===== design/flow/design.v =====
`timescale 1ns / 1ps
module button_debounce (
    input clk,        
    input rst,        
    input button_in,  
    output reg button_out  
);
    parameter integer DEBOUNCE_TIME = 200; 
    reg [19:0] counter;
    reg button_state;
    always @(posedge clk or posedge rst) begin
        if (rst) begin
            counter <= 0;
            button_state <= 0;
            button_out <= 0;
        end else begin
            if (button_in != button_state) begin
                counter <= counter + 1;
                if (counter >= DEBOUNCE_TIME) begin
                    button_state <= button_in;
                    button_out <= button_in;
                    counter <= 0;
                end
            end else begin
                counter <= 0;
            end
        end
    end
endmodule
`timescale 1ns / 1ps
module operatorremainder(
    input [35:0] n,
    output reg is_multiple
);
	parameter DIVISOR = 20000;
	reg [35:0] temp;
	reg [35:0] quotient;
	reg [35:0] remainder;
	integer i;
	always @(*) begin
        temp = n;
        quotient = 0;
        remainder = 0;
        for (i = 35; i >= 0; i = i - 1) begin
            quotient = (quotient << 1) | (temp[i] ? 1'b1 : 1'b0);
            if (quotient >= DIVISOR) begin
                quotient = quotient - DIVISOR;
                remainder = (remainder << 1) | 1'b1;
            end else begin
                remainder = (remainder << 1);
            end
        end
        is_multiple = (quotient == 0);
    end
endmodule
`timescale 1ns / 1ps
module ClockTest(
	input clk,
	input rst,
	input btn,
	output reg [6:0] seg,  
	output reg [3:0] an,
	output reg buttons_pressed, 
	output reg buttons_released 
);
	wire is_divisible;  
   reg [7:0] counter;  
   reg [35:0] cnt;	 
   wire buttons_out;
	reg buttons_out_prev;
   wire [6:0] segments [15:0];  
	reg [3:0] ones;  
   reg [3:0] tens;  
	reg [3:0] s_ones;  
	reg [3:0] s_tens;  
   reg [6:0] refresh_counter;  
   reg refresh_flag;	 
   reg [7:0] clk_display;  
      assign segments[0] = 7'b1000000;   
      assign segments[1] = 7'b1111001;   
      assign segments[2] = 7'b0100100;   
      assign segments[3] = 7'b0110000;   
      assign segments[4] = 7'b0011001;   
      assign segments[5] = 7'b0010010;   
      assign segments[6] = 7'b0000010;   
      assign segments[7] = 7'b1111000;   
      assign segments[8] = 7'b0000000;   
      assign segments[9] = 7'b0010000;   
      assign segments[10] = 7'b0001000;  
      assign segments[11] = 7'b0000011;  
      assign segments[12] = 7'b1000110;  
      assign segments[13] = 7'b0100001;  
      assign segments[14] = 7'b0000110;  
      assign segments[15] = 7'b0001110;  
   button_debounce debounce (
		.clk(clk),
		.rst(rst),
		.button_in(btn),
		.button_out(buttons_out)
   );
   operatorremainder remainder (
        .n(cnt),
        .is_multiple(is_divisible)
    );
   always @ (posedge clk or posedge rst) begin
      if (rst) begin  
         cnt <= 0;
         counter <= 0;
			ones <= 0;
			tens <= 0;
			s_ones <= 0;
			s_tens <= 0;
			clk_display <= 0;
			buttons_out_prev <= 0;
			buttons_pressed <= 0;
			buttons_released <= 0;
      end else begin
			if(cnt == 1_200_000 -1) begin 
				cnt <= 0;
				ones <= 0;
				tens <= 0;
				s_ones <= 0;
				s_tens <= 0;
				clk_display <= 0;
			end else begin
			if (is_divisible) begin 
				if(clk_display == 60) begin
					s_ones <= 0;
					s_tens <= 0;
				end else begin
					clk_display <= clk_display+1;
					if(s_ones == 9) begin
						s_ones <= 0;
						s_tens <= s_tens + 1;
					end else begin
						s_ones <= s_ones + 1;
					end
				end
			end
			buttons_out_prev <= buttons_out;
			buttons_pressed <= (buttons_out & ~buttons_out_prev);	  
			buttons_released <= (~buttons_out & buttons_out_prev);  
			if (buttons_pressed) begin
				if (ones == 9) begin
					ones <= 0;
					if (tens == 9) begin
						tens <= 0;
					end else begin
						tens <= tens + 1;
					end
				end else begin
				ones <= ones + 1;
				end
			end
			cnt <= cnt + 1;
         end   
      end
   end
	always @(posedge clk or posedge rst) begin
		if (rst) begin
			refresh_counter <= 0;
			refresh_flag <= 0;
		end else begin
		refresh_counter <= refresh_counter + 1;
		if (refresh_counter == 250) begin   
			refresh_counter <= 0;
			refresh_flag <= ~refresh_flag;
		end
		end
	end
	always @(posedge clk or posedge rst) begin
		if (rst) begin
			seg <= 7'b1111111;
			an <= 4'b1111;
		end else
		case (refresh_counter[6:5])
			2'b00: begin
				seg <= segments[ones];
				an <= 4'b1110; 
			end
			2'b01: begin
				seg <= segments[tens];
				an <= 4'b1101; 
			end
				2'b10: begin
				seg <= segments[s_ones];
				an <= 4'b1011; 
			end
				2'b11: begin
				seg <= segments[s_tens];
				an <= 4'b0111; 
			end
		endcase
end
endmodule

===== design/flow/run.sh =====
#!/bin/bash
# the make line also repeats each setting of config.mk as NAME=value (left out here)
make -C /OpenROAD-flow-scripts/flow DESIGN_CONFIG=/design/flow/config.mk WORK_HOME=/design/flow/orfs CLKGATE_MAP_FILE= finish

===== design/flow/config.mk =====
export PLATFORM = sky130hd
export DESIGN_NAME = ClockTest
export DESIGN_NICKNAME = ClockTest
export VERILOG_FILES = /design/flow/design.v
export SDC_FILE = /design/flow/constraint.sdc
export NUM_CORES = 4
export LEC_CHECK = 0
export ABC_AREA = 0
export CAP_MARGIN = 20
export CORE_MARGIN = 7
export CORE_UTILIZATION = 40
export CTS_CLUSTER_DIAMETER = 260
export CTS_CLUSTER_SIZE = 98
export PLACE_DENSITY_LB_ADDON = 0.02
export SLEW_MARGIN = 20

===== design/flow/constraint.sdc =====
create_clock -name core_clock -period 50.0 [get_ports {clk}]
set_input_delay 10.0000 -clock core_clock [delete_from_list [all_inputs] [get_ports {clk}]]
set_output_delay 10.0000 -clock core_clock [all_outputs]
set_load 0.01 [all_outputs]

==> results.tsv, run 1 <==
metric	value	unit
outcome	finished clean	
hold_path_depth	1	
clkPwrFrac	0.349	
path_depth	118	
synth_area	30110	um2
ys_ff	102	
boundaryPins	16	
instances_no_fill	5080	
max-clock-path-buffers	2	
worst_pin_slew	1.077	ns
adder_share	0.01529	
switchingPower	0.06460	mW
antenna_found_initial	0	
dieArea	83160	um2
slew_violations	0	
h-tree-depth	3	
cts-root-buf	clkbuf_16	
clk_latency	0.37	ns
rows	100	
ys_cells	4269	
final_area	31010	um2
rsz0062_at_grt	false	
ant_nets	0	
power.density	6.640	nW/um2
hold_slack	0.4685	ns
route.detailed.drc	0	
vias_per_cell	6.650	
synthAoiAreaFrac	0.3479	
wirelength	112700	um
wl_per_cell	22.18	um
syn2layout_area_growth	2.996	%
track_usage	0.2551	
die_width	288.4	um
reg2reg_to	s_tens[3]$_DFFE_PP0P_	
dpl.cell_count	5063	
leakagePower	12.02	nW
most_common_cell	nand2_1	
cts_resized	0	
worstSetupEndpointType	flip-flop	
nets	4145	
crit_path_top_delay_cell	a2111oi_0	
rrSetupSlack	5.07	ns
grt_pass1_wl	178300	um
synth-edff-count	0	
worstPathMaxFanout	32	
path_class	reg2reg	
tool_warnings	35	
hpwl	89730	um
synth_warnings	3	
flop_area	2566	um2
power_clock	0.0719	mW
top_area_frac	0.08987	
fillers	7880	
fp-utilization	0.4045	
finalHoldViolCount	0	
cts_sinks	102	
logic_area	26080	um2
syn_area_per_cell	7.054	um2
grt_max_degree	61	
xor_area_frac	0.1267	
simple_gate_area_frac	0.3253	
clk_pin_slew	0.09	ns
top_power_group	registers	
crit_end	s_tens[3]$_DFFE_PP0P_	
fin_crit	44.93	ns
tns	0	ns
cp.required	50.29	ns
start_kind	flip-flop	
vias	33780	
cp_top_family	AND-OR/OR-AND gates	
yosys_area	30110	um2
core_area	74450	um2
max_freq	22.26	MHz
async_flop_share	1.000	
globalRoute.totalOverflow	0	
synth_area_leader_cell	xnor2_1	
numCtsBuffers	9	
hold_path_end	refresh_counter[4]$_DFF_PP0_	
p_comb	0.0352	mW
intPower	0.1413	mW
antenna_cells	0	
drt-initial-drc-count	2911	
crit_buf_inv	3	
cap_violations	0	
cp.arrival	45.21	ns
port_buffers	15	
r2r_cells	118	
min_period_over_period	0.8985	
logic_family	AND-OR/OR-AND gates	
die_height	288.4	um
hp-class	reg2reg	
ys_types	147	
postCtsSetupRepairBufs	0	
routabilityCongestion	0.9403	
cts_tree	done	
cp-startpoint	cnt[28]$_DFF_PP0_	
holdCritStartpoint	refresh_counter[4]$_DFF_PP0_	
grt_pass1_vias	31020	
ys_sh_mux	0.04762	
max_slew_margin	0.2633	
pg_seq	0.0988	mW
hold_buffers	0	
pwr-share-comb	0.171	
setup_viol	0	
area_leaders	xnor2_1 9.0%, dfrtp_1 7.6%, nand2_1 4.8%	
seq_area_frac_synth	0.08522	
clock_skew	0.01369	ns
ys.flop_type	dfrtp_1	
syn_inst	4269	
peakVddDrop	0.01542	mV
synthTopCellsByCount	389 x nand2_1, 348 x nor2_1, 309 x xnor2_1	
placedInstanceArea	30710	um2
slowest_delay	0.89	ns
r2r_start	cnt[28]$_DFF_PP0_	
seq_power_share	0.480	
switching_share	0.3137	
crit_top_cell	xnor2_1	
drtPass1Iterations	5	
-- per-layer routing --
metal	vias to the layer above	track usage	routed length (um)
met5	-	0	0
met2	1084	0.4108	50780
met1	16310	0.3739	54680
met3	122	0.01951	5324
li1	16260	-	-
met4	0	0.04640	1882
-- per-stage QoR --
step / setup slack [ns] / power [mW] / utilization
6_report: 5.074 / 0.2059 / 0.4166
5_1_grt: 2.184 / 0.2183 / 0.4166
4_1_cts: 5.418 / 0.2092 / 0.4164
3_5_place_dp: 5.647 / 0.1360 / 0.4125
3_3_place_gp: 6.206 / 0.1362 / 0.4122
2_1_floorplan: 14.47 / 0.1251 / -
-- final cells by class --
type	count	area share
Clock buffer	9	0.007262
Clock inverter	7	0.002138
Inverter	108	0.01315
Multi-Input combinational cell	3829	0.8409
Sequential cell	102	0.08274
Tap cell	969	0.03909
Timing Repair Buffer	56	0.01477
==> run 2, diff against run 1 <==
- ABC_AREA: 0 -> 1
- CORE_ASPECT_RATIO: not set -> 0.92
- CORE_MARGIN: 7 -> 2
- CORE_UTILIZATION: 40 -> 72
- CTS_CLUSTER_DIAMETER: 260 -> not set
- CTS_CLUSTER_SIZE: 98 -> 79
- HOLD_SLACK_MARGIN: not set -> -0.09
- MAX_ROUTING_LAYER: not set -> met4
- PLACE_DENSITY_LB_ADDON: 0.02 -> 0.01
- SETUP_SLACK_MARGIN: not set -> 2.55
- clock period: 50.0 -> 25.6 ns (I/O delays scaled with it)
==> results.tsv, run 2 <==
metric	value	unit	change
xor_area_frac	0.02622		-0.1005
clkPwrFrac	0.400		+0.051
start_kind	flip-flop		
grt_max_degree	56		-8.2%
cts_sinks	102		unchanged
intPower	0.2567	mW	+82%
ys.flop_type	dfrtp_1		
rrSetupSlack	1.42	ns	-3.65 ns
simple_gate_area_frac	0.7180		+0.3927
worst_pin_slew	0.9681	ns	-0.1091 ns
finalHoldViolCount	0		unchanged
synth_area_leader_cell	nand2_1		
power.density	8.779	nW/um2	+32%
vias_per_cell	6.324		-4.9%
fillers	2783		-65%
drt-initial-drc-count	6109		+110%
placedInstanceArea	35180	um2	+15%
nets	6141		+48%
routabilityCongestion	1.072		+14%
finalPower	0.3639	mW	+77%
syn_area_per_cell	6.136	um2	-13%
fin_crit	24.18	ns	-20.75 ns
wl_per_cell	18.88	um	-15%
cts_tree	done		
cp.required	25.87	ns	-24.42 ns
adder_share	0.01297		-0.002323
yosys_area	34730	um2	+15%
ys_ff	102		unchanged
clk_pin_slew	0.09	ns	about the same
hpwl	79700	um	-11%
antenna_found_initial	2		+2
clock_skew	0.01699	ns	+0.003301 ns
switching_share	0.2945		-0.01921
synthAoiAreaFrac	0.03916		-0.3087
route.detailed.drc	0		unchanged
fp-utilization	0.7254		+0.3209
crit_top_cell	nand2_4		
hold_path_end	refresh_counter[0]$_DFF_PP0_		
final_area	41440	um2	+34%
numCtsBuffers	9		unchanged
leakagePower	24.43	nW	+100%
hold_path_depth	1		unchanged
h-tree-depth	3		unchanged
r2r_cells	166		+41%
grt_pass1_wl	163200	um	-8.5%
hp-class	reg2reg		
peakVddDrop	0.04185	mV	+170%
most_common_cell	nand2_1		
grt_pass1_vias	33570		+8.2%
dieArea	50020	um2	-40%
crit_buf_inv	31		+28
ys_sh_mux	0		-0.04762
clk_latency	0.38	ns	about the same
area_leaders	nand2_1 17%, nand2_4 11%, nand2_2 8.0%		
hold_slack	0.4655	ns	-0.003000 ns
crit_path_top_delay_cell	dfrtp_1		
synth_warnings	3		unchanged
slew_violations	0		unchanged
die_height	214.7	um	-26%
crit_end	clk_display[3]$_DFFE_PP0P_		
vias	42640		+26%
ant_nets	0		unchanged
wirelength	127300	um	+13%
path_depth	166		+41%
worstPathMaxFanout	12		-63%
utilization	0.8655		+0.4489
r2r_start	cnt[27]$_DFF_PP0_		
top_area_frac	0.1688		+0.07892
port_buffers	15		unchanged
drtPass1Iterations	17		+12
max_freq	41.36	MHz	+86%
seq_area_frac_synth	0.07388		-0.01134
cp-startpoint	cnt[27]$_DFF_PP0_		
pwr-share-comb	0.115		-0.056
switchingPower	0.1072	mW	+66%
tool_warnings	35		unchanged
outcome	finished clean		
syn_inst	5661		+33%
ys_cells	5661		+33%
rsz0062_at_grt	false		
globalRoute.totalOverflow	0		unchanged
syn2layout_area_growth	19.31	%	
logic_family	simple AND/OR/NAND/NOR gates		
top_power_group	registers		
cp_top_family	simple AND/OR/NAND/NOR gates		
cap_violations	0		unchanged
p_comb	0.0418	mW	+19%
track_usage	0.3983		+0.1432
synthTopCellsByCount	1,562 x nand2_1, 610 x inv_1, 545 x nand3_1		
slowest_delay	0.46	ns	-0.43 ns
worstSetupEndpointType	flip-flop		
min_period_over_period	0.9444		+0.04592
synth_area	34730	um2	+15%
power_clock	0.146	mW	+100%
reg2reg_to	clk_display[3]$_DFFE_PP0P_		
path_class	reg2reg		
setup_viol	0		unchanged
core_area	47880	um2	-36%
async_flop_share	1.000		unchanged
ys_types	88		-40%
max_slew_margin	0.3539		+0.09056
cp.arrival	24.45	ns	-20.76 ns
flop_area	2576	um2	+0.39%
cts-root-buf	clkbuf_16		
logic_area	29850	um2	+14%
holdCritStartpoint	refresh_counter[0]$_DFF_PP0_		
boundaryPins	16		unchanged
synth-edff-count	0		unchanged
worst_slack	1.422	ns	-3.652 ns
seq_power_share	0.485		+0.005
rows	77		-23%
die_width	233.0	um	-19%
hold_buffers	0		unchanged
pre_cts_ws	-1.020	ns	-6.667 ns
max-clock-path-buffers	2		unchanged
pg_seq	0.177	mW	+79%
[run 2: final cells by class]
cell class              count  share of cell area
multi-input cells        4672              0.7203
repair buffers            503              0.1113
inverters                 813             0.07958
flip-flops and latches    102             0.06216
well taps                 632             0.01908
clock buffers               9            0.005434
clock inverters             7            0.001811
diodes                      3           0.0001811
repair inverters            1           0.0001208
[run 2: repair_timing]
item                                    in CTS  in global routing
pin swaps                                   43                279
gates cloned                                10                 20
endpoints found under the setup margin      16                 16
setup buffers                               96                297
resized                                     65                474
[run 2: through the flow]
step / setup TNS (ns) / cells
after floorplan: 0 / 5672
after global placement: -6.589 / 6300
after detailed placement: -15.59 / 6300
after CTS: 0 / 6422
after global routing: 0 / 6741
final: 0 / 6742
[run 2: per-layer routing]
layer,track usage,wire [um],vias to the layer above
li1,-,-,18830
met1,0.5246,45890,19140
met2,0.6397,56590,3548
met3,0.04987,15550,1118
met4,0.1106,9290,0
met5,-,0,-
==> run 3, diff against run 2 <==
- CELL_PAD_IN_SITES_DETAIL_PLACEMENT: not set -> 0
- CELL_PAD_IN_SITES_GLOBAL_PLACEMENT: not set -> 0
- CORE_ASPECT_RATIO: 0.92 -> 1.38
- CTS_CLUSTER_DIAMETER: not set -> 236
- CTS_CLUSTER_SIZE: 79 -> 80
- GPL_ROUTABILITY_DRIVEN: not set -> 0
- HOLD_SLACK_MARGIN: -0.09 -> 0.3
- SETUP_SLACK_MARGIN: 2.55 -> 3.21
==> results.tsv, run 3 <==
metric	value	unit	change
outcome	did not finish		
stop_stage	global routing (5_1_grt)		
error_line	[ERROR GRT-0232] Routing congestion too high. Check the congestion heatmap in the GUI.		
hold_buffers	0		unchanged
yosys_area	34730	um2	unchanged
synth_area_leader_cell	nand2_1		
area_leaders	nand2_1 17%, nand2_4 11%, nand2_2 8.0%		
ys_types	88		unchanged
ys.flop_type	dfrtp_1		
port_buffers	15		unchanged
track_usage	0.9255		
simple_gate_area_frac	0.7180		unchanged
dpl.cell_count	6302		+0.032%
die_height	262.0	um	+22%
synthTopCellsByCount	1,562 x nand2_1, 610 x inv_1, 545 x nand3_1		
ys_ff	102		unchanged
xor_area_frac	0.02622		unchanged
rows	94		+22%
h-tree-depth	3		unchanged
syn_area_per_cell	6.136	um2	unchanged
numCtsBuffers	9		unchanged
ys_sh_mux	0		unchanged
adder_share	0.01297		unchanged
globalRoute.totalOverflow	1400		
async_flop_share	1.000		unchanged
most_common_cell	nand2_1		
syn_inst	5661		unchanged
top_area_frac	0.1688		unchanged
pre_cts_ws	-0.7823	ns	+0.2374 ns
synth_area	34730	um2	unchanged
max-clock-path-buffers	2		unchanged
fp-utilization	0.7292		+0.003792
ys_cells	5661		unchanged
core_area	47630	um2	-0.52%
cts_sinks	102		unchanged
dieArea	50040	um2	about the same
cts-root-buf	clkbuf_16		
die_width	191.0	um	-18%
logic_family	simple AND/OR/NAND/NOR gates		
synth_warnings	3		unchanged
boundaryPins	16		unchanged
hpwl	81090	um	+1.8%
synth-edff-count	0		unchanged
seq_area_frac_synth	0.07388		unchanged
synthAoiAreaFrac	0.03916		unchanged
-- run 3: metal layers --
metal  overflow  global-route usage
met1         51              0.8550
met3         54              0.7738
met5          -                   -
met2        969               1.086
met4        326               1.012
-- run 3: through the flow --
stage	power, mW	util	setup TNS (ns)	instance area (um2)	hold slack [ns]
after CTS	0.3638	0.7831	0	37300	0.4663
after floorplan	0.2060	-	0	34780	0.4224
after detailed placement	0.2205	0.7408	-11.85	35290	0.4558
after global placement	0.2198	0.7408	-3.112	35290	0.4420
-- run 3: what timing repair did --
| action | 4_1_cts |
|---|---|
| setup endpoints to repair | 16 |
| resized | 113 |
| buffers inserted | 123 |
| pin swaps | 60 |
| gates cloned | 13 |
==> run 4, diff against run 3 <==
- CAP_MARGIN: 20 -> 0
- CELL_PAD_IN_SITES_GLOBAL_PLACEMENT: 0 -> 2
- CORE_ASPECT_RATIO: 1.38 -> not set
- CORE_MARGIN: 2 -> 3
- CORE_UTILIZATION: 72 -> 59
- CTS_CLUSTER_DIAMETER: 236 -> 355
- CTS_CLUSTER_SIZE: 80 -> 24
- GPL_TIMING_DRIVEN: not set -> 1
- HOLD_SLACK_MARGIN: 0.3 -> 0.29
- MAX_ROUTING_LAYER: met4 -> met5
- PLACE_DENSITY_LB_ADDON: 0.01 -> 0.11
- SETUP_SLACK_MARGIN: 3.21 -> 5.0
- TNS_END_PERCENT: not set -> 30
- clock period: 25.6 -> 55.3 ns (I/O delays scaled with it)
==> results.tsv, run 4 <==
metric	value	unit	change
outcome	did not finish		
stop_stage	global placement without I/O (3_1_place_gp_skip_io)		
error_line	[ERROR FLW-0024] Place density exceeds 1.0 (current PLACE_DENSITY_LB_ADDON =  0.11). Please check if the value of  PLACE_DENSITY_LB_ADDON is between 0 and 0.99.		
ys_sh_mux	0		unchanged
core_area	57920	um2	+22%
synth_warnings	3		unchanged
ys_cells	5661		unchanged
ys_types	88		unchanged
adder_share	0.01297		unchanged
logic_family	simple AND/OR/NAND/NOR gates		
area_leaders	nand2_1 17%, nand2_4 11%, nand2_2 8.0%		
ys_ff	102		unchanged
most_common_cell	nand2_1		
simple_gate_area_frac	0.7180		unchanged
rows	88		-6.4%
dieArea	61820	um2	+24%
die_width	248.6	um	+30%
yosys_area	34730	um2	unchanged
synth-edff-count	0		unchanged
top_area_frac	0.1688		unchanged
xor_area_frac	0.02622		unchanged
async_flop_share	1.000		unchanged
synth_area_leader_cell	nand2_1		
ys.flop_type	dfrtp_1		
seq_area_frac_synth	0.07388		unchanged
die_height	248.6	um	-5.1%
synthAoiAreaFrac	0.03916		unchanged
synth_area	34730	um2	unchanged
syn_inst	5661		unchanged
fp-utilization	0.5997		-0.1295
synthTopCellsByCount	1,562 x nand2_1, 610 x inv_1, 545 x nand3_1		
syn_area_per_cell	6.136	um2	unchanged
==> run 5, diff against run 4 <==
- CORE_MARGIN: 3 -> 10
- CORE_UTILIZATION: 59 -> 64
- CTS_CLUSTER_DIAMETER: 355 -> 111
- GPL_TIMING_DRIVEN: 1 -> 0
- HOLD_SLACK_MARGIN: 0.29 -> 0.19
- MAX_ROUTING_LAYER: met5 -> met4
- SETUP_SLACK_MARGIN: 5.0 -> not set
- TNS_END_PERCENT: 30 -> 40
==> results.tsv, run 5 <==
metric	value	unit	change
outcome	did not finish		
stop_stage	global placement without I/O (3_1_place_gp_skip_io)		
error_line	[ERROR FLW-0024] Place density exceeds 1.0 (current PLACE_DENSITY_LB_ADDON =  0.11). Please check if the value of  PLACE_DENSITY_LB_ADDON is between 0 and 0.99.		
syn_inst	5661		unchanged
synth_area_leader_cell	nand2_1		
xor_area_frac	0.02622		unchanged
ys.flop_type	dfrtp_1		
fp-utilization	0.6455		+0.04571
area_leaders	nand2_1 17%, nand2_4 11%, nand2_2 8.0%		
adder_share	0.01297		unchanged
die_width	253.0	um	+1.7%
synthAoiAreaFrac	0.03916		unchanged
rows	85		-3.4%
core_area	53810	um2	-7.1%
ys_ff	102		unchanged
synth_area	34730	um2	unchanged
simple_gate_area_frac	0.7180		unchanged
top_area_frac	0.1688		unchanged
syn_area_per_cell	6.136	um2	unchanged
ys_types	88		unchanged
synthTopCellsByCount	1,562 x nand2_1, 610 x inv_1, 545 x nand3_1		
synth-edff-count	0		unchanged
ys_cells	5661		unchanged
dieArea	63990	um2	+3.5%
most_common_cell	nand2_1		
die_height	253.0	um	+1.7%
ys_sh_mux	0		unchanged
synth_warnings	3		unchanged
async_flop_share	1.000		unchanged
logic_family	simple AND/OR/NAND/NOR gates		
yosys_area	34730	um2	unchanged
seq_area_frac_synth	0.07388		unchanged
==> run 6, diff against run 5 <==
- CAP_MARGIN: 0 -> 20
- CELL_PAD_IN_SITES_DETAIL_PLACEMENT: 0 -> not set
- CELL_PAD_IN_SITES_GLOBAL_PLACEMENT: 2 -> not set
- CORE_MARGIN: 10 -> 2
- CORE_UTILIZATION: 64 -> 72
- CTS_CLUSTER_DIAMETER: 111 -> not set
- CTS_CLUSTER_SIZE: 24 -> not set
- GPL_ROUTABILITY_DRIVEN: 0 -> not set
- GPL_TIMING_DRIVEN: 0 -> not set
- HOLD_SLACK_MARGIN: 0.19 -> not set
- MAX_ROUTING_LAYER: met4 -> not set
- PLACE_DENSITY_LB_ADDON: 0.11 -> not set
- TNS_END_PERCENT: 40 -> not set
- clock period: 55.3 -> 44.9 ns (I/O delays scaled with it)
==> results.tsv, run 6 <==
metric	value	unit	change
outcome	finished clean		
slowest_delay	0.67	ns	
logic_family	simple AND/OR/NAND/NOR gates		
cp.required	45.16	ns	
ys_sh_mux	0		unchanged
simple_gate_area_frac	0.7180		unchanged
flop_area	2566	um2	
rows	80		-5.9%
cp-startpoint	cnt[33]$_DFF_PP0_		
top_power_group	registers		
adder_share	0.01297		unchanged
hp-class	reg2reg		
path_class	reg2reg		
globalRoute.totalOverflow	0		
intPower	0.1463	mW	
max_freq	32.80	MHz	
clock_skew	0.01457	ns	
setup_viol	0		
syn2layout_area_growth	0.1009	%	
finalPower	0.2082	mW	
max_slew_margin	0.3732		
clkPwrFrac	0.403		
hold_path_depth	1		
fp-utilization	0.7290		+0.08356
xor_area_frac	0.02622		unchanged
synthTopCellsByCount	1,562 x nand2_1, 610 x inv_1, 545 x nand3_1		
power_clock	0.0838	mW	
antenna_found_initial	1		
min_period_over_period	0.6791		
reg2reg_to	clk_display[4]$_DFFE_PP0P_		
numCtsBuffers	9		
syn_area_per_cell	6.136	um2	unchanged
ys_cells	5661		unchanged
seq_area_frac_synth	0.07388		unchanged
synth_warnings	3		unchanged
slew_violations	0		
most_common_cell	nand2_1		
async_flop_share	1.000		unchanged
fin_crit	30.49	ns	
grt_pass1_vias	32090		
crit_top_cell	nand2_2		
route.detailed.drc	0		
finalHoldViolCount	0		
tns	0	ns	
hold_path_end	refresh_counter[0]$_DFF_PP0_		
cts-root-buf	clkbuf_16		
start_kind	flip-flop		
switchingPower	0.06195	mW	
synth_area_leader_cell	nand2_1		
p_comb	0.0238	mW	
clk_pin_slew	0.08	ns	
rsz0062_at_grt	false		
peakVddDrop	0.01940	mV	
vias_per_cell	5.677		
path_depth	154		
drtPass1Iterations	6		
track_usage	0.3653		
cts_resized	0		
switching_share	0.2975		
grt_pass1_wl	154100	um	
port_buffers	15		
die_height	223.6	um	-12%
hpwl	78180	um	
routabilityCongestion	1.009		
ys_types	88		unchanged
clk_latency	0.38	ns	
synth_area	34730	um2	unchanged
h-tree-depth	3		
crit_path_top_delay_cell	nand3_2		
wirelength	93510	um	
postCtsSetupRepairBufs	0		
r2r_cells	154		
fillers	4265		
drt-initial-drc-count	3091		
holdCritStartpoint	refresh_counter[0]$_DFF_PP0_		
seq_power_share	0.483		
boundaryPins	16		
r2r_start	cnt[33]$_DFF_PP0_		
hold_buffers	0		
synth-edff-count	0		unchanged
max-clock-path-buffers	2		
tool_warnings	37		
ys_ff	102		unchanged
ant_nets	0		
final_area	34770	um2	
nets	5639		
yosys_area	34730	um2	unchanged
core_area	47650	um2	-11%
crit_end	clk_display[4]$_DFFE_PP0P_		
cp_top_family	simple AND/OR/NAND/NOR gates		
cap_violations	0		
worstPathMaxFanout	38		
leakagePower	21.16	nW	
power.density	5.989	nW/um2	
top_area_frac	0.1688		unchanged
synthAoiAreaFrac	0.03916		unchanged
logic_area	27710	um2	
cts_tree	done		
die_width	223.6	um	-12%
placedInstanceArea	34440	um2	
crit_buf_inv	15		
cp.arrival	30.75	ns	
rrSetupSlack	14.41	ns	
worst_pin_slew	0.9317	ns	
worstSetupEndpointType	flip-flop		
grt_max_degree	78		
pwr-share-comb	0.114		
vias	35320		
area_leaders	nand2_1 17%, nand2_4 11%, nand2_2 8.0%		
ys.flop_type	dfrtp_1		
dieArea	50010	um2	-22%
pg_seq	0.101	mW	
cts_sinks	102		
syn_inst	5661		unchanged
wl_per_cell	15.03	um	
## run 6: stage by stage
stage,std cells,worst slack [ns],hold slack [ns],utilization
global route,6220,11.80,0.4926,0.7297
CTS,6219,14.35,0.4539,0.7290
global placement,6203,15.33,0.4408,0.7227
floorplan,5672,24.96,0.4224,-
finish,6221,14.41,0.4500,0.7298
detailed placement,6203,14.47,0.4426,0.7227
## run 6: area by class of cell
type / instances / area share
sequential: 102 / 0.07381
antenna: 1 / 0.00007197
clock inverter: 7 / 0.002159
tap: 615 / 0.02213
timing repair buffer: 19 / 0.005866
clock buffer: 9 / 0.006477
inverter: 813 / 0.09248
multi-input combinational: 4655 / 0.7970
## run 6: routing by layer
layer	up-vias	wire length [um]	track usage
li1	17790	-	-
met1	16010	40600	0.4776
met2	1309	43710	0.6296
met3	215	5842	0.03135
met4	0	3359	0.1295
met5	-	0	0
==> run 7, diff against run 6 <==
- ABC_AREA: 1 -> not set
- CORE_UTILIZATION: 72 -> 33
- clock period: 44.9 -> 67.3 ns (I/O delays scaled with it)
==> results.tsv, run 7 <==
metric	value	unit	change
vias	34370		-2.7%
crit_path_top_delay_cell	a2111oi_0		
outcome	finished clean		
syn_area_per_cell	7.054	um2	+15%
cap_violations	0		unchanged
synth_area_leader_cell	xnor2_1		
synth_area	30110	um2	-13%
grt_pass1_wl	169500	um	+10%
postCtsSetupRepairBufs	0		unchanged
switchingPower	0.04754	mW	-23%
power_clock	0.0530	mW	-37%
crit_buf_inv	4		-11
drt-initial-drc-count	3709		+20%
max_freq	22.34	MHz	-32%
hold_slack	0.4686	ns	+0.01867 ns
seq_power_share	0.481		-0.002
hold_path_end	refresh_counter[4]$_DFF_PP0_		
worst_pin_slew	1.131	ns	+0.1989 ns
max-clock-path-buffers	2		unchanged
r2r_cells	105		-32%
rsz0062_at_grt	false		
port_buffers	15		unchanged
path_depth	105		-32%
pwr-share-comb	0.173		+0.059
h-tree-depth	3		unchanged
cts_resized	0		unchanged
leakagePower	11.99	nW	-43%
fin_crit	44.76	ns	+14.27 ns
routabilityCongestion	0.9682		-4.0%
ant_nets	0		unchanged
fp-utilization	0.3335		-0.3955
hpwl	83330	um	+6.6%
syn_inst	4269		-25%
drtPass1Iterations	7		+1
die_width	306.1	um	+37%
synth-edff-count	0		unchanged
ys_sh_mux	0.04762		+0.04762
cp_top_family	simple AND/OR/NAND/NOR gates		
rrSetupSlack	22.54	ns	+8.13 ns
tool_warnings	35		-5.4%
simple_gate_area_frac	0.3253		-0.3927
pg_seq	0.0735	mW	-27%
syn2layout_area_growth	3.806	%	
top_power_group	registers		
ys_cells	4269		-25%
grt_pass1_vias	30700		-4.3%
antenna_cells	0		-1
cts_sinks	102		unchanged
hold_buffers	0		unchanged
grt_max_degree	67		-14%
cp.arrival	45.04	ns	+14.29 ns
most_common_cell	nand2_1		
synthAoiAreaFrac	0.3479		+0.3087
synth_warnings	3		unchanged
tns	0	ns	unchanged
dieArea	93680	um2	+87%
hold_path_depth	1		unchanged
numCtsBuffers	9		unchanged
nets	4144		-27%
wl_per_cell	20.05	um	+33%
r2r_start	cnt[28]$_DFF_PP0_		
ys_ff	102		unchanged
peakVddDrop	0.01021	mV	-47%
clk_pin_slew	0.08	ns	about the same
worstPathMaxFanout	32		-16%
path_class	reg2reg		
slew_violations	0		unchanged
core_area	90290	um2	+89%
wirelength	106000	um	+13%
ys_types	147		+67%
slowest_delay	0.93	ns	+0.26 ns
crit_end	clk_display[4]$_DFFE_PP0P_		
xor_area_frac	0.1267		+0.1005
logic_family	AND-OR/OR-AND gates		
utilization	0.3462		-0.3835
clkPwrFrac	0.347		-0.056
setup_viol	0		unchanged
adder_share	0.01529		+0.002323
max_slew_margin	0.2446		-0.1285
seq_area_frac_synth	0.08522		+0.01134
intPower	0.1053	mW	-28%
cp-startpoint	cnt[28]$_DFF_PP0_		
finalHoldViolCount	0		unchanged
clock_skew	0.01453	ns	-0.00004570 ns
antenna_found_initial	0		-1
power.density	4.889	nW/um2	-18%
synthTopCellsByCount	389 x nand2_1, 348 x nor2_1, 309 x xnor2_1		
rows	110		+38%
track_usage	0.2120		-0.1533
reg2reg_to	clk_display[4]$_DFFE_PP0P_		
async_flop_share	1.000		unchanged
area_leaders	xnor2_1 9.0%, dfrtp_1 7.6%, nand2_1 4.8%		
die_height	306.1	um	+37%
p_comb	0.0264	mW	+11%
switching_share	0.3111		+0.01359
globalRoute.totalOverflow	0		unchanged
holdCritStartpoint	refresh_counter[4]$_DFF_PP0_		
min_period_over_period	0.6651		-0.01392
hp-class	reg2reg		
boundaryPins	16		unchanged
cts_tree	done		
yosys_area	30110	um2	-13%
cts-root-buf	clkbuf_16		
vias_per_cell	6.502		+15%
route.detailed.drc	0		unchanged
ys.flop_type	dfrtp_1		
start_kind	flip-flop		
cp.required	67.58	ns	+22.42 ns
top_area_frac	0.08987		-0.07892
clk_latency	0.36	ns	-0.02 ns
worstSetupEndpointType	flip-flop		
## run 7: layer usage
metal / track usage / share of wire / vias to the layer above
met3: 0.01846 / 0.063 / 206
li1: - / - / 16300
met5: 0 / 0 / -
met4: 0.04902 / 0.023 / 0
met1: 0.3002 / 0.46 / 16350
met2: 0.3471 / 0.45 / 1515
## run 7: layout make-up
class / instances / area, um2
Clock inverter: 6 / 63.81
Sequential cell: 102 / 2566
Multi-Input combinational cell: 3829 / 26070
Timing Repair Buffer: 55 / 450.4
Tap cell: 1176 / 1471
Clock buffer: 10 / 229.0
Fill cell: 9690 / 59030
Inverter: 108 / 407.9
## run 7: per-stage QoR
stage	total power [mW]	setup WS [ns]	std cells	instance area [um2]
floorplan	0.09294	31.77	4280	30150
finish	0.1528	22.54	5286	31260
global route	0.1613	19.51	5286	31260
global placement	0.1007	23.80	5270	30950
detailed placement	0.1012	23.77	5270	30950
CTS	0.1550	23.60	5286	31250
==> run 8, diff against run 7 <==
- ABC_AREA: not set -> 1
- CELL_PAD_IN_SITES_DETAIL_PLACEMENT: not set -> 0
- CELL_PAD_IN_SITES_GLOBAL_PLACEMENT: not set -> 0
- CORE_ASPECT_RATIO: not set -> 1.79
- CORE_UTILIZATION: 33 -> 72
- CTS_CLUSTER_DIAMETER: not set -> 220
- CTS_CLUSTER_SIZE: not set -> 98
- GPL_ROUTABILITY_DRIVEN: not set -> 0
- PLACE_DENSITY: not set -> 0.35
- SETUP_SLACK_MARGIN: not set -> 5.0
- TNS_END_PERCENT: not set -> 15
- clock period: 67.3 -> 57.8 ns (I/O delays scaled with it)
==> results.tsv, run 8 <==
metric	value	unit	change
setup_viol	0		unchanged
path_class	reg2reg		
hpwl	86240	um	+3.5%
seq_area_frac_synth	0.07388		-0.01134
r2r_cells	150		+43%
grt_pass1_vias	35260		+15%
use_met1	0.3770		+0.07686
drtPass1Iterations	9		+2
r2r_start	cnt[33]$_DFF_PP0_		
use_met3	0.06549		+0.04703
fillers	4476		-54%
cp_top_family	simple AND/OR/NAND/NOR gates		
pg_seq	0.0783	mW	+6.5%
holdCritStartpoint	cnt[0]$_DFF_PP0_		
crit_end	clk_display[2]$_DFFE_PP0P_		
fin_crit	30.16	ns	-14.60 ns
cp.required	58.05	ns	-9.53 ns
cts-root-buf	clkbuf_16		
rsz0062_at_grt	false		
use_met2	0.7537		+0.4066
slowest_delay	0.61	ns	-0.32 ns
postCtsSetupRepairBufs	0		unchanged
wirelength	103700	um	-2.2%
pre_cts_ws	27.48	ns	+3.710 ns
ys_sh_mux	0		-0.04762
synth_area_leader_cell	nand2_1		
tns	0	ns	unchanged
syn_area_per_cell	6.136	um2	-13%
clkPwrFrac	0.422		+0.075
cp.arrival	30.41	ns	-14.63 ns
die_width	168.2	um	-45%
final_area	34780	um2	+11%
ys_cells	5661		+33%
clk_latency	0.37	ns	about the same
port_buffers	15		unchanged
hold_path_end	cnt[0]$_DFF_PP0_		
p_comb	0.0199	mW	-25%
grt_pass1_wl	167700	um	-1.0%
simple_gate_area_frac	0.7180		+0.3927
crit_path_top_delay_cell	nand3_2		
crit_buf_inv	14		+10
dpl.cell_count	6187		+17%
hold_buffers	0		unchanged
hold_path_depth	1		unchanged
hp-class	reg2reg		
max_slew_margin	0.3741		+0.1294
fp-utilization	0.7288		+0.3953
worstSetupEndpointType	flip-flop		
cts_sinks	102		unchanged
synthAoiAreaFrac	0.03916		-0.3087
nets	5639		+36%
placedInstanceArea	34420	um2	+11%
antenna_cells	0		unchanged
ys_types	88		-40%
synthTopCellsByCount	1,562 x nand2_1, 610 x inv_1, 545 x nand3_1		
route.detailed.drc	0		unchanged
reg2reg_to	clk_display[2]$_DFFE_PP0P_		
slew_violations	0		unchanged
most_common_cell	nand2_1		
clk_pin_slew	0.08	ns	about the same
dieArea	50090	um2	-47%
pwr-share-comb	0.117		-0.056
start_kind	flip-flop		
area_leaders	nand2_1 17%, nand2_4 11%, nand2_2 8.0%		
cap_violations	0		unchanged
cts_tree	done		
switching_share	0.2564		-0.05474
grt_max_degree	71		+6.0%
synth_warnings	3		unchanged
core_area	47660	um2	-47%
cts_resized	0		unchanged
max_freq	33.15	MHz	+48%
syn_inst	5661		+33%
xor_area_frac	0.02622		-0.1005
vias	36030		+4.8%
async_flop_share	1.000		unchanged
boundaryPins	16		unchanged
ys_ff	102		unchanged
power.density	4.887	nW/um2	about the same
tool_warnings	37		+5.7%
rrSetupSlack	27.64	ns	+5.10 ns
syn2layout_area_growth	0.1334	%	
numCtsBuffers	9		unchanged
die_height	297.9	um	-2.7%
leakagePower	21.17	nW	+77%
busiest_layer	met2		
finalHoldViolCount	0		unchanged
ant_nets	0		unchanged
max-clock-path-buffers	2		unchanged
min_period_over_period	0.5218		-0.1433
seq_power_share	0.461		-0.020
path_depth	150		+43%
clock_skew	0.01147	ns	-0.003054 ns
finalPower	0.1700	mW	+11%
antenna_found_initial	0		unchanged
synth_area	34730	um2	+15%
ys.flop_type	dfrtp_1		
logic_family	simple AND/OR/NAND/NOR gates		
rows	107		-2.7%
utilization	0.7298		+0.3835
power_clock	0.0718	mW	+35%
wl_per_cell	16.71	um	-17%
worst_slack	27.64	ns	+5.102 ns
vias_per_cell	5.808		-11%
worstPathMaxFanout	38		+19%
worst_pin_slew	0.9303	ns	-0.2003 ns
top_area_frac	0.1688		+0.07892
globalRoute.totalOverflow	0		unchanged
yosys_area	34730	um2	+15%
h-tree-depth	3		unchanged
switchingPower	0.04358	mW	-8.3%
track_usage	0.4085		+0.1965
top_power_group	registers		
peakVddDrop	0.01100	mV	+7.7%
hold_slack	0.4582	ns	-0.01040 ns
synth-edff-count	0		unchanged
adder_share	0.01297		-0.002323
cp-startpoint	cnt[33]$_DFF_PP0_		
outcome	finished clean		
intPower	0.1264	mW	+20%
instances_no_fill	6203		+17%
crit_top_cell	nand2_2		
drt-initial-drc-count	2423		-35%
[run 8: cell type report]
cell class,count,area (um2),share of cell area
inverter,813,3216,0.09245
sequential,102,2566,0.07378
multi-input combinational,4655,27710,0.7967
tap,599,749.5,0.02155
clock buffer,10,239.0,0.006871
timing repair buffer,19,192.7,0.005540
clock inverter,5,106.4,0.003058
[run 8: per-layer routing]
metal | wire, um | vias to the layer above
li1 | - | 17790
met1 | 34780 | 16210
met2 | 52270 | 1391
met3 | 5319 | 643
met4 | 11310 | 0
met5 | 0 | -
==> run 9, diff against run 8 <==
- CORE_ASPECT_RATIO: 1.79 -> 0.92
- CTS_CLUSTER_DIAMETER: 220 -> 230
- CTS_CLUSTER_SIZE: 98 -> 87
- HOLD_SLACK_MARGIN: not set -> 0.3
- PLACE_DENSITY: 0.35 -> not set
- PLACE_DENSITY_LB_ADDON: not set -> 0.27
- SETUP_SLACK_MARGIN: 5.0 -> -1.74
- TNS_END_PERCENT: 15 -> 5
- clock period: 57.8 -> 23.2 ns (I/O delays scaled with it)
==> results.tsv, run 9 <==
metric	value	unit	change
outcome	failed layout checks		
so_faults	negative setup slack		
use_met2	0.5938		-0.1599
switchingPower	0.1161	mW	+170%
syn_inst	5661		unchanged
worstPathMaxFanout	25		-34%
placedInstanceArea	36120	um2	+4.9%
start_kind	flip-flop		
r2r_start	cnt[29]$_DFF_PP0_		
ys_sh_mux	0		unchanged
pwr-share-comb	0.114		-0.003
fin_crit	23.35	ns	-6.815 ns
slowest_delay	0.47	ns	-0.14 ns
die_width	233.0	um	+39%
worst_pin_slew	0.9053	ns	-0.02498 ns
grt_pass1_vias	33110		-6.1%
seq_power_share	0.487		+0.026
ys_types	88		unchanged
worstSetupEndpointType	flip-flop		
clock_skew	0.01713	ns	+0.005655 ns
drtPass1Iterations	6		-3
reg2reg_to	clk_display[4]$_DFFE_PP0P_		
top_power_group	registers		
hold_path_depth	1		unchanged
vias	37410		+3.8%
synthAoiAreaFrac	0.03916		unchanged
top_area_frac	0.1688		unchanged
ant_nets	0		unchanged
hpwl	78740	um	-8.7%
globalRoute.totalOverflow	0		unchanged
path_class	reg2reg		
busiest_layer	met2		
rrSetupSlack	-0.15	ns	-27.78 ns
max_slew_margin	0.3958		+0.02171
synth_area_leader_cell	nand2_1		
vias_per_cell	5.778		-0.52%
h-tree-depth	3		unchanged
cp_top_family	simple AND/OR/NAND/NOR gates		
nets	5877		+4.2%
rows	77		-28%
clk_latency	0.38	ns	about the same
ys_cells	5661		unchanged
utilization	0.7722		+0.04241
cp.required	23.47	ns	-34.58 ns
numCtsBuffers	9		unchanged
seq_area_frac_synth	0.07388		unchanged
adder_share	0.01297		unchanged
xor_area_frac	0.02622		unchanged
clk_pin_slew	0.09	ns	about the same
clkPwrFrac	0.398		-0.024
leakagePower	22.43	nW	+6.0%
max_freq	42.83	MHz	+29%
dieArea	50020	um2	-0.14%
async_flop_share	1.000		unchanged
synth_area	34730	um2	unchanged
crit_path_top_delay_cell	dfrtp_2		
track_usage	0.3656		-0.04287
antenna_cells	0		unchanged
tool_warnings	35		-5.4%
die_height	214.7	um	-28%
slew_violations	0		unchanged
grt_pass1_wl	156100	um	-6.9%
yosys_area	34730	um2	unchanged
p_comb	0.0458	mW	+130%
antenna_found_initial	0		unchanged
wirelength	96050	um	-7.4%
simple_gate_area_frac	0.7180		unchanged
logic_family	simple AND/OR/NAND/NOR gates		
switching_share	0.2900		+0.03360
final_area	36970	um2	+6.3%
hold_path_end	refresh_counter[0]$_DFF_PP0_		
drt-initial-drc-count	4229		+75%
grt_max_degree	61		-14%
syn_area_per_cell	6.136	um2	unchanged
pg_seq	0.195	mW	+150%
path_depth	174		+16%
syn2layout_area_growth	6.444	%	
most_common_cell	nand2_1		
finalHoldViolCount	0		unchanged
peakVddDrop	0.06032	mV	+450%
cp.arrival	23.61	ns	-6.80 ns
min_period_over_period	1.006		+0.4845
hold_buffers	0		unchanged
setup_viol	16		+16
synthTopCellsByCount	1,562 x nand2_1, 610 x inv_1, 545 x nand3_1		
cp-startpoint	cnt[29]$_DFF_PP0_		
port_buffers	15		unchanged
power_clock	0.159	mW	+120%
synth-edff-count	0		unchanged
holdCritStartpoint	refresh_counter[0]$_DFF_PP0_		
power.density	10.83	nW/um2	+120%
ys.flop_type	dfrtp_1		
crit_buf_inv	30		+16
core_area	47880	um2	+0.46%
cts_sinks	102		unchanged
boundaryPins	16		unchanged
r2r_cells	174		+16%
max-clock-path-buffers	2		unchanged
area_leaders	nand2_1 17%, nand2_4 11%, nand2_2 8.0%		
worst_slack	-0.1465	ns	-27.78 ns
ys_ff	102		unchanged
cap_violations	0		unchanged
fp-utilization	0.7254		-0.003371
crit_top_cell	nand2_2		
intPower	0.2843	mW	+120%
wl_per_cell	14.83	um	-11%
synth_warnings	3		unchanged
route.detailed.drc	0		unchanged
use_met1	0.5017		+0.1246
use_met3	0.04787		-0.01762
hp-class	reg2reg		
cts_tree	done		
cts-root-buf	clkbuf_16		
hold_slack	0.4721	ns	+0.01384 ns
crit_end	clk_display[4]$_DFFE_PP0P_		
run 9: per-layer routing:
| layer | routed length [um] | vias up |
|---|---|---|
| li1 | - | 18310 |
| met1 | 40510 | 16960 |
| met2 | 43520 | 1860 |
| met3 | 8818 | 288 |
| met4 | 3194 | 0 |
| met5 | 0 | - |
run 9: layout make-up:
class                           count  area (um2)
Multi-Input combinational cell   4663       27930
Fill cell                        3718       10910
Inverter                          813        3216
Sequential cell                   102        2569
Timing Repair Buffer              249        2157
Tap cell                          632       790.8
Clock buffer                        9       225.2
Clock inverter                      7       81.33
run 9: what timing repair did:
action	4_1_cts	5_1_grt
endpoints found under the setup margin	0	16
buffers inserted	0	38
gates resized	0	27
hold endpoints to repair	0	0
run 9: through the flow:
step / worst slack (ns) / std cells / TNS [ns] / total power [mW]
global route: -1.840 / 6475 / -28.42 / 0.4140
CTS: -1.552 / 6429 / -23.84 / 0.4015
floorplan: 3.256 / 5672 / 0 / 0.2273
global placement: -0.8816 / 6413 / -13.39 / 0.2424
detailed placement: -1.416 / 6413 / -21.87 / 0.2436
finish: -0.1465 / 6475 / -1.489 / 0.4004
==> run 10, diff against run 9 <==
- CAP_MARGIN: 20 -> 15
- CELL_PAD_IN_SITES_DETAIL_PLACEMENT: 0 -> not set
- CELL_PAD_IN_SITES_GLOBAL_PLACEMENT: 0 -> 2
- CORE_ASPECT_RATIO: 0.92 -> 0.84
- CORE_MARGIN: 2 -> 9
- CORE_UTILIZATION: 72 -> 51
- CTS_CLUSTER_DIAMETER: 230 -> 317
- CTS_CLUSTER_SIZE: 87 -> not set
- GPL_ROUTABILITY_DRIVEN: 0 -> 1
- HOLD_SLACK_MARGIN: 0.3 -> 0.1
- MIN_ROUTING_LAYER: not set -> met2
- PLACE_DENSITY_LB_ADDON: 0.27 -> 0.07
- SETUP_SLACK_MARGIN: -1.74 -> -1.19
- SLEW_MARGIN: 20 -> 5
- TNS_END_PERCENT: 5 -> 20
- clock period: 23.2 -> 27.8 ns (I/O delays scaled with it)
==> results.tsv, run 10 <==
metric	value	unit	change
synth_warnings	3		unchanged
most_common_cell	nand2_1		
die_height	257.2	um	+20%
synthTopCellsByCount	1,562 x nand2_1, 610 x inv_1, 545 x nand3_1		
seq_area_frac_synth	0.07388		unchanged
ys_cells	5661		unchanged
top_area_frac	0.1688		unchanged
yosys_area	34730	um2	unchanged
stop_stage	global placement without I/O (3_1_place_gp_skip_io)		
synth_area_leader_cell	nand2_1		
die_width	302.7	um	+30%
async_flop_share	1.000		unchanged
rows	87		+13%
ys.flop_type	dfrtp_1		
ys_ff	102		unchanged
syn_inst	5661		unchanged
area_leaders	nand2_1 17%, nand2_4 11%, nand2_2 8.0%		
ys_types	88		unchanged
core_area	67270	um2	+40%
error_line	[ERROR FLW-0024] Place density exceeds 1.0 (current PLACE_DENSITY_LB_ADDON =  0.07). Please check if the value of  PLACE_DENSITY_LB_ADDON is between 0 and 0.99.		
dieArea	77860	um2	+56%
simple_gate_area_frac	0.7180		unchanged
syn_area_per_cell	6.136	um2	unchanged
synthAoiAreaFrac	0.03916		unchanged
synth_area	34730	um2	unchanged
adder_share	0.01297		unchanged
logic_family	simple AND/OR/NAND/NOR gates		
synth-edff-count	0		unchanged
ys_sh_mux	0		unchanged
fp-utilization	0.5163		-0.2091
xor_area_frac	0.02622		unchanged
outcome	did not finish		
==> run 11, diff against run 10 <==
- CAP_MARGIN: 15 -> 20
- CELL_PAD_IN_SITES_GLOBAL_PLACEMENT: 2 -> not set
- CORE_ASPECT_RATIO: 0.84 -> not set
- CORE_MARGIN: 9 -> 2
- CORE_UTILIZATION: 51 -> 72
- CTS_CLUSTER_DIAMETER: 317 -> not set
- GPL_ROUTABILITY_DRIVEN: 1 -> not set
- HOLD_SLACK_MARGIN: 0.1 -> not set
- MIN_ROUTING_LAYER: met2 -> not set
- PLACE_DENSITY_LB_ADDON: 0.07 -> not set
- SETUP_SLACK_MARGIN: -1.19 -> not set
- SLEW_MARGIN: 5 -> 20
- TNS_END_PERCENT: 20 -> not set
- clock period: 27.8 -> 30.6 ns (I/O delays scaled with it)
==> results.tsv, run 11 <==
metric	value	unit	change
wirelength	95110	um	
start_kind	flip-flop		
synth-edff-count	0		unchanged
pg_seq	0.148	mW	
clkPwrFrac	0.400		
crit_top_cell	nand2_2		
peakVddDrop	0.03566	mV	
pwr-share-comb	0.114		
grt_max_degree	54		
cp-startpoint	cnt[33]$_DFF_PP0_		
crit_buf_inv	15		
tool_warnings	37		
finalHoldViolCount	0		
clk_pin_slew	0.08	ns	
ys_types	88		unchanged
power.density	8.692	nW/um2	
dieArea	50010	um2	-36%
ys.flop_type	dfrtp_1		
boundaryPins	16		
crit_end	clk_display[5]$_DFFE_PP0P_		
die_height	223.6	um	-13%
logic_family	simple AND/OR/NAND/NOR gates		
worst_slack	2.556	ns	
core_area	47650	um2	-29%
seq_area_frac_synth	0.07388		unchanged
setup_viol	0		
yosys_area	34730	um2	unchanged
rrSetupSlack	2.56	ns	
drt-initial-drc-count	3085		
fin_crit	28.04	ns	
slowest_delay	0.57	ns	
synth_area	34730	um2	unchanged
area_leaders	nand2_1 17%, nand2_4 11%, nand2_2 8.0%		
power_clock	0.121	mW	
holdCritStartpoint	refresh_counter[0]$_DFF_PP0_		
track_usage	0.3661		
grt_pass1_vias	32080		
synth_area_leader_cell	nand2_1		
outcome	finished clean		
slew_violations	0		
ant_nets	0		
cts_tree	done		
worstPathMaxFanout	28		
max-clock-path-buffers	2		
max_freq	35.66	MHz	
min_period_over_period	0.9165		
cap_violations	0		
cp.required	30.86	ns	
syn2layout_area_growth	0.6053	%	
hold_slack	0.4634	ns	
clk_latency	0.37	ns	
ys_cells	5661		unchanged
synth_warnings	3		unchanged
switching_share	0.2918		
pre_cts_ws	0.3943	ns	
intPower	0.2151	mW	
fillers	4328		
nets	5650		
hp-class	reg2reg		
async_flop_share	1.000		unchanged
vias_per_cell	5.690		
xor_area_frac	0.02622		unchanged
syn_inst	5661		unchanged
switchingPower	0.08864	mW	
simple_gate_area_frac	0.7180		unchanged
ys_ff	102		unchanged
routabilityCongestion	1.031		
worst_pin_slew	0.9038	ns	
cp_top_family	simple AND/OR/NAND/NOR gates		
hold_buffers	0		
cp.arrival	28.30	ns	
syn_area_per_cell	6.136	um2	unchanged
top_power_group	registers		
synthTopCellsByCount	1,562 x nand2_1, 610 x inv_1, 545 x nand3_1		
wl_per_cell	15.26	um	
top_area_frac	0.1688		unchanged
synthAoiAreaFrac	0.03916		unchanged
cts_sinks	102		
reg2reg_to	clk_display[5]$_DFFE_PP0P_		
antenna_found_initial	0		
route.detailed.drc	0		
cts-root-buf	clkbuf_16		
rows	80		-8.0%
h-tree-depth	3		
p_comb	0.0346	mW	
most_common_cell	nand2_1		
clock_skew	0.01263	ns	
worstSetupEndpointType	flip-flop		
die_width	223.6	um	-26%
hold_path_end	refresh_counter[0]$_DFF_PP0_		
r2r_start	cnt[33]$_DFF_PP0_		
r2r_cells	158		
ys_sh_mux	0		unchanged
leakagePower	21.28	nW	
seq_power_share	0.486		
path_class	reg2reg		
vias	35460		
fp-utilization	0.7290		+0.2127
max_slew_margin	0.3968		
crit_path_top_delay_cell	o21ai_1		
drtPass1Iterations	8		
adder_share	0.01297		unchanged
utilization	0.7334		
hold_path_depth	1		
globalRoute.totalOverflow	0		
hpwl	78910	um	
path_depth	158		
port_buffers	15		
numCtsBuffers	9		
grt_pass1_wl	154000	um	
==> run 11: cell type report <==
cell class,instances,area [um2],area share
clock inverter,7,80.08,0.002292
tap,615,769.5,0.02202
inverter,813,3216,0.09202
sequential,102,2567,0.07347
timing repair buffer,22,202.7,0.005800
clock buffer,9,225.2,0.006445
multi-input combinational,4663,27880,0.7979
antenna,1,2.502,0.00007161
==> run 11: per-stage QoR <==
step,setup TNS [ns],total power [mW],instance area [um2],cells
2_1_floorplan,0,0.1724,34780,5672
3_3_place_gp,0,0.1836,34440,6204
3_5_place_dp,0,0.1842,34440,6204
4_1_cts,0,0.3053,34750,6220
5_1_grt,-0.1592,0.3141,34940,6231
6_report,0,0.3037,34940,6232
==> run 11: repair_timing <==
| item | in CTS | in global routing |
|---|---|---|
| endpoints found under the setup margin | 0 | 16 |
| setup buffers | 0 | 3 |
| resized | 0 | 14 |
==> run 11: per-layer routing <==
| layer | global-route usage | up-vias | part of all wire |
|---|---|---|---|
| met5 | 0 | - | 0 |
| met4 | 0.1391 | 0 | 0.036 |
| met3 | 0.03358 | 218 | 0.060 |
| met2 | 0.6278 | 1228 | 0.47 |
| met1 | 0.4765 | 16160 | 0.44 |
| li1 | - | 17850 | - |
==> run 12, diff against run 11 <==
- CORE_UTILIZATION: 72 -> 71
- CTS_CLUSTER_DIAMETER: not set -> 367
- PLACE_DENSITY_LB_ADDON: not set -> 0.2
- clock period: 30.6 -> 50.0 ns (I/O delays scaled with it)
==> results.tsv, run 12 <==
metric	value	unit	change
outcome	finished clean		
max_slew_margin	0.3121		-0.08471
worstPathMaxFanout	38		+36%
antenna_cells	0		-1
fin_crit	30.79	ns	+2.744 ns
drtPass1Iterations	8		unchanged
cts_tree	done		
cp.arrival	31.06	ns	+2.76 ns
wl_per_cell	15.02	um	-1.6%
cap_violations	0		unchanged
antenna_found_initial	0		unchanged
crit_end	clk_display[3]$_DFFE_PP0P_		
finalHoldViolCount	0		unchanged
grt_max_degree	55		+1.9%
pwr-share-comb	0.116		+0.002
yosys_area	34730	um2	unchanged
vias	35210		-0.71%
routabilityCongestion	1.001		-2.9%
hold_path_depth	1		unchanged
crit_buf_inv	14		-1
hpwl	78630	um	-0.35%
final_area	34740	um2	-0.58%
synthTopCellsByCount	1,562 x nand2_1, 610 x inv_1, 545 x nand3_1		
switching_share	0.2853		-0.006511
cts_sinks	102		unchanged
ant_nets	0		unchanged
slew_violations	0		unchanged
p_comb	0.0213	mW	-38%
cts_resized	0		unchanged
min_period_over_period	0.6158		-0.3007
synthAoiAreaFrac	0.03916		unchanged
rows	81		+1.3%
ys.flop_type	dfrtp_1		
worst_pin_slew	1.031	ns	+0.1269 ns
power_clock	0.0717	mW	-41%
simple_gate_area_frac	0.7180		unchanged
syn_area_per_cell	6.136	um2	unchanged
intPower	0.1310	mW	-39%
max-clock-path-buffers	2		unchanged
route.detailed.drc	0		unchanged
clkPwrFrac	0.391		-0.009
syn2layout_area_growth	0.02170	%	
most_common_cell	nand2_1		
grt_pass1_vias	31450		-2.0%
top_area_frac	0.1688		unchanged
port_buffers	15		unchanged
die_width	225.2	um	+0.69%
ys_sh_mux	0		unchanged
core_area	48650	um2	+2.1%
placedInstanceArea	34440	um2	about the same
hold_buffers	0		unchanged
slowest_delay	0.84	ns	+0.27 ns
clk_latency	0.38	ns	about the same
grt_pass1_wl	153500	um	-0.32%
synth_area	34730	um2	unchanged
hp-class	reg2reg		
path_depth	145		-8.2%
synth-edff-count	0		unchanged
drt-initial-drc-count	3163		+2.5%
seq_area_frac_synth	0.07388		unchanged
fp-utilization	0.7140		-0.01500
die_height	225.2	um	+0.69%
hold_path_end	refresh_counter[0]$_DFF_PP0_		
vias_per_cell	5.654		-0.63%
track_usage	0.3617		-0.004491
tns	0	ns	unchanged
reg2reg_to	clk_display[3]$_DFFE_PP0P_		
start_kind	flip-flop		
crit_top_cell	nand2_2		
seq_power_share	0.493		+0.007
cp_top_family	simple AND/OR/NAND/NOR gates		
top_power_group	registers		
clock_skew	0.01015	ns	-0.002480 ns
globalRoute.totalOverflow	0		unchanged
cts-root-buf	clkbuf_16		
r2r_start	cnt[35]$_DFF_PP0_		
rrSetupSlack	19.21	ns	+16.66 ns
power.density	5.279	nW/um2	-39%
ys_ff	102		unchanged
peakVddDrop	0.02327	mV	-35%
clk_pin_slew	0.08	ns	about the same
max_freq	32.48	MHz	-8.9%
path_class	reg2reg		
ys_cells	5661		unchanged
cp.required	50.27	ns	+19.41 ns
nets	5639		-0.19%
logic_family	simple AND/OR/NAND/NOR gates		
numCtsBuffers	9		unchanged
holdCritStartpoint	refresh_counter[0]$_DFF_PP0_		
leakagePower	21.14	nW	-0.63%
h-tree-depth	3		unchanged
syn_inst	5661		unchanged
area_leaders	nand2_1 17%, nand2_4 11%, nand2_2 8.0%		
rsz0062_at_grt	false		
dieArea	50710	um2	+1.4%
adder_share	0.01297		unchanged
boundaryPins	16		unchanged
switchingPower	0.05232	mW	-41%
wirelength	93540	um	-1.7%
pg_seq	0.0904	mW	-39%
synth_area_leader_cell	nand2_1		
setup_viol	0		unchanged
async_flop_share	1.000		unchanged
crit_path_top_delay_cell	nand3_2		
tool_warnings	35		-5.4%
r2r_cells	145		-8.2%
ys_types	88		unchanged
postCtsSetupRepairBufs	0		unchanged
cp-startpoint	cnt[35]$_DFF_PP0_		
xor_area_frac	0.02622		unchanged
synth_warnings	3		unchanged
worstSetupEndpointType	flip-flop		
## run 12: final cells by class
type | count | area (um2)
multi-input combinational | 4655 | 27710
fill | 4577 | 13900
inverter | 813 | 3216
sequential | 102 | 2566
tap | 622 | 778.2
clock buffer | 10 | 229.0
timing repair buffer | 19 | 177.7
clock inverter | 6 | 63.81
## run 12: routing by layer
| layer | wire (um) | global-route usage | part of all wire | up-vias |
|---|---|---|---|---|
| met3 | 5477 | 0.02907 | 0.059 | 163 |
| met4 | 2630 | 0.1083 | 0.028 | 0 |
| met1 | 42280 | 0.4947 | 0.45 | 16060 |
| met5 | 0 | 0 | 0 | - |
| li1 | - | - | - | 17810 |
| met2 | 43160 | 0.6057 | 0.46 | 1180 |
## run 12: through the flow
| step | hold WS, ns | cells | utilization | setup WS [ns] | total power [mW] |
|---|---|---|---|---|---|
| 2_1_floorplan | 0.4224 | 5672 | - | 30.06 | 0.1055 |
| 3_3_place_gp | 0.4463 | 6210 | 0.7081 | 20.45 | 0.1126 |
| 6_report | 0.4633 | 6227 | 0.7142 | 19.21 | 0.1834 |
| 4_1_cts | 0.4671 | 6226 | 0.7141 | 19.49 | 0.1844 |
| 5_1_grt | 0.4799 | 6227 | 0.7142 | 16.23 | 0.1903 |
| 3_5_place_dp | 0.4553 | 6210 | 0.7081 | 19.53 | 0.1128 |
==> run 13, diff against run 12 <==
- CELL_PAD_IN_SITES_DETAIL_PLACEMENT: not set -> 0
- CELL_PAD_IN_SITES_GLOBAL_PLACEMENT: not set -> 0
- CORE_UTILIZATION: 71 -> 54
- CTS_CLUSTER_DIAMETER: 367 -> 236
- CTS_CLUSTER_SIZE: not set -> 98
- GPL_ROUTABILITY_DRIVEN: not set -> 0
- PLACE_DENSITY: not set -> 0.43
- PLACE_DENSITY_LB_ADDON: 0.2 -> not set
- SETUP_SLACK_MARGIN: not set -> 5.0
- clock period: 50.0 -> 57.8 ns (I/O delays scaled with it)
==> results.tsv, run 13 <==
metric	value	unit	change
outcome	finished clean		
globalRoute.totalOverflow	0		unchanged
hold_path_depth	1		unchanged
h-tree-depth	3		unchanged
clock_skew	0.01112	ns	+0.0009682 ns
cts-root-buf	clkbuf_16		
path_depth	154		+6.2%
adder_share	0.01297		unchanged
min_period_over_period	0.5222		-0.09352
grt_max_degree	67		+22%
die_height	257.6	um	+14%
cts_tree	done		
grt_pass1_wl	161900	um	+5.5%
worst_slack	27.61	ns	+8.402 ns
async_flop_share	1.000		unchanged
antenna_found_initial	0		unchanged
ys_types	88		unchanged
fp-utilization	0.5486		-0.1654
synth_area	34730	um2	unchanged
fillers	6543		+43%
start_kind	flip-flop		
top_area_frac	0.1688		unchanged
crit_end	clk_display[4]$_DFFE_PP0P_		
setup_viol	0		unchanged
seq_area_frac_synth	0.07388		unchanged
max-clock-path-buffers	2		unchanged
grt_pass1_vias	31280		-0.53%
area_leaders	nand2_1 17%, nand2_4 11%, nand2_2 8.0%		
drtPass1Iterations	8		unchanged
logic_family	simple AND/OR/NAND/NOR gates		
holdCritStartpoint	refresh_counter[0]$_DFF_PP0_		
max_slew_margin	0.2729		-0.03919
boundaryPins	16		unchanged
finalHoldViolCount	0		unchanged
nets	5640		+0.018%
numCtsBuffers	9		unchanged
seq_power_share	0.482		-0.011
hpwl	83100	um	+5.7%
ys_cells	5661		unchanged
cp.arrival	30.47	ns	-0.59 ns
xor_area_frac	0.02622		unchanged
synth_area_leader_cell	nand2_1		
finalPower	0.1622	mW	-12%
track_usage	0.2916		-0.07005
rrSetupSlack	27.61	ns	+8.40 ns
ys_sh_mux	0		unchanged
rows	92		+14%
wirelength	98030	um	+4.8%
max_freq	33.13	MHz	+2.0%
postCtsSetupRepairBufs	0		unchanged
top_power_group	registers		
r2r_start	cnt[35]$_DFF_PP0_		
drt-initial-drc-count	2964		-6.3%
core_area	63310	um2	+30%
syn2layout_area_growth	0.9473	%	
pre_cts_ws	27.25	ns	+7.727 ns
vias_per_cell	5.320		-5.9%
pwr-share-comb	0.115		about the same
leakagePower	21.16	nW	about the same
intPower	0.1141	mW	-13%
route.detailed.drc	0		unchanged
peakVddDrop	0.02664	mV	+15%
synthAoiAreaFrac	0.03916		unchanged
clk_latency	0.39	ns	about the same
clk_pin_slew	0.08	ns	about the same
antenna_cells	0		unchanged
die_width	257.6	um	+14%
hold_buffers	0		unchanged
crit_top_cell	nand2_2		
slew_violations	0		unchanged
dpl.cell_count	6435		+3.6%
cp_top_family	simple AND/OR/NAND/NOR gates		
ant_nets	0		unchanged
reg2reg_to	clk_display[4]$_DFFE_PP0P_		
worstSetupEndpointType	flip-flop		
switching_share	0.2964		+0.01113
crit_buf_inv	17		+3
ys.flop_type	dfrtp_1		
most_common_cell	nand2_1		
dieArea	66370	um2	+31%
hold_path_end	refresh_counter[0]$_DFF_PP0_		
tool_warnings	37		+5.7%
crit_path_top_delay_cell	dfrtp_1		
pg_seq	0.0782	mW	-13%
power_clock	0.0654	mW	-8.8%
syn_area_per_cell	6.136	um2	unchanged
power.density	4.627	nW/um2	-12%
synth_warnings	3		unchanged
syn_inst	5661		unchanged
cp.required	58.08	ns	+7.81 ns
cts_resized	0		unchanged
simple_gate_area_frac	0.7180		unchanged
cts_sinks	102		unchanged
path_class	reg2reg		
cap_violations	0		unchanged
hp-class	reg2reg		
switchingPower	0.04809	mW	-8.1%
rsz0062_at_grt	false		
cp-startpoint	cnt[35]$_DFF_PP0_		
wl_per_cell	15.19	um	+1.1%
worst_pin_slew	1.089	ns	+0.05877 ns
yosys_area	34730	um2	unchanged
fin_crit	30.19	ns	-0.6024 ns
vias	34320		-2.5%
worstPathMaxFanout	38		unchanged
clkPwrFrac	0.403		+0.012
ys_ff	102		unchanged
slowest_delay	0.71	ns	-0.13 ns
tns	0	ns	unchanged
synth-edff-count	0		unchanged
synthTopCellsByCount	1,562 x nand2_1, 610 x inv_1, 545 x nand3_1		
instances_no_fill	6452		+3.6%
p_comb	0.0186	mW	-13%
port_buffers	15		unchanged
r2r_cells	154		+6.2%
==> run 13: through the flow <==
step | hold slack (ns) | cell area [um2] | utilization
2_1_floorplan | 0.4224 | 34780 | -
3_3_place_gp | 0.4450 | 34730 | 0.5486
3_5_place_dp | 0.4444 | 34730 | 0.5486
4_1_cts | 0.4577 | 35040 | 0.5535
5_1_grt | 0.4811 | 35060 | 0.5538
6_report | 0.4526 | 35060 | 0.5538
==> run 13: final cells by class <==
class / instances / area, um2 / share of cell area
clock buffer: 9 / 225.2 / 0.006423
inverter: 813 / 3216 / 0.09171
timing repair buffer: 20 / 200.2 / 0.005709
clock inverter: 7 / 86.33 / 0.002462
sequential: 102 / 2566 / 0.07319
tap: 846 / 1059 / 0.03019
multi-input combinational: 4655 / 27710 / 0.7903
==> run 13: metal layers <==
layer | wire, um | global-route usage | up-vias
met3 | 4514 | 0.01835 | 110
met2 | 43600 | 0.4720 | 887
met5 | 0 | 0 | -
met4 | 2031 | 0.06631 | 0
li1 | - | - | 17810
met1 | 47880 | 0.4226 | 15520
Power figures rest on the tool's default switching activity, not on a simulated workload.
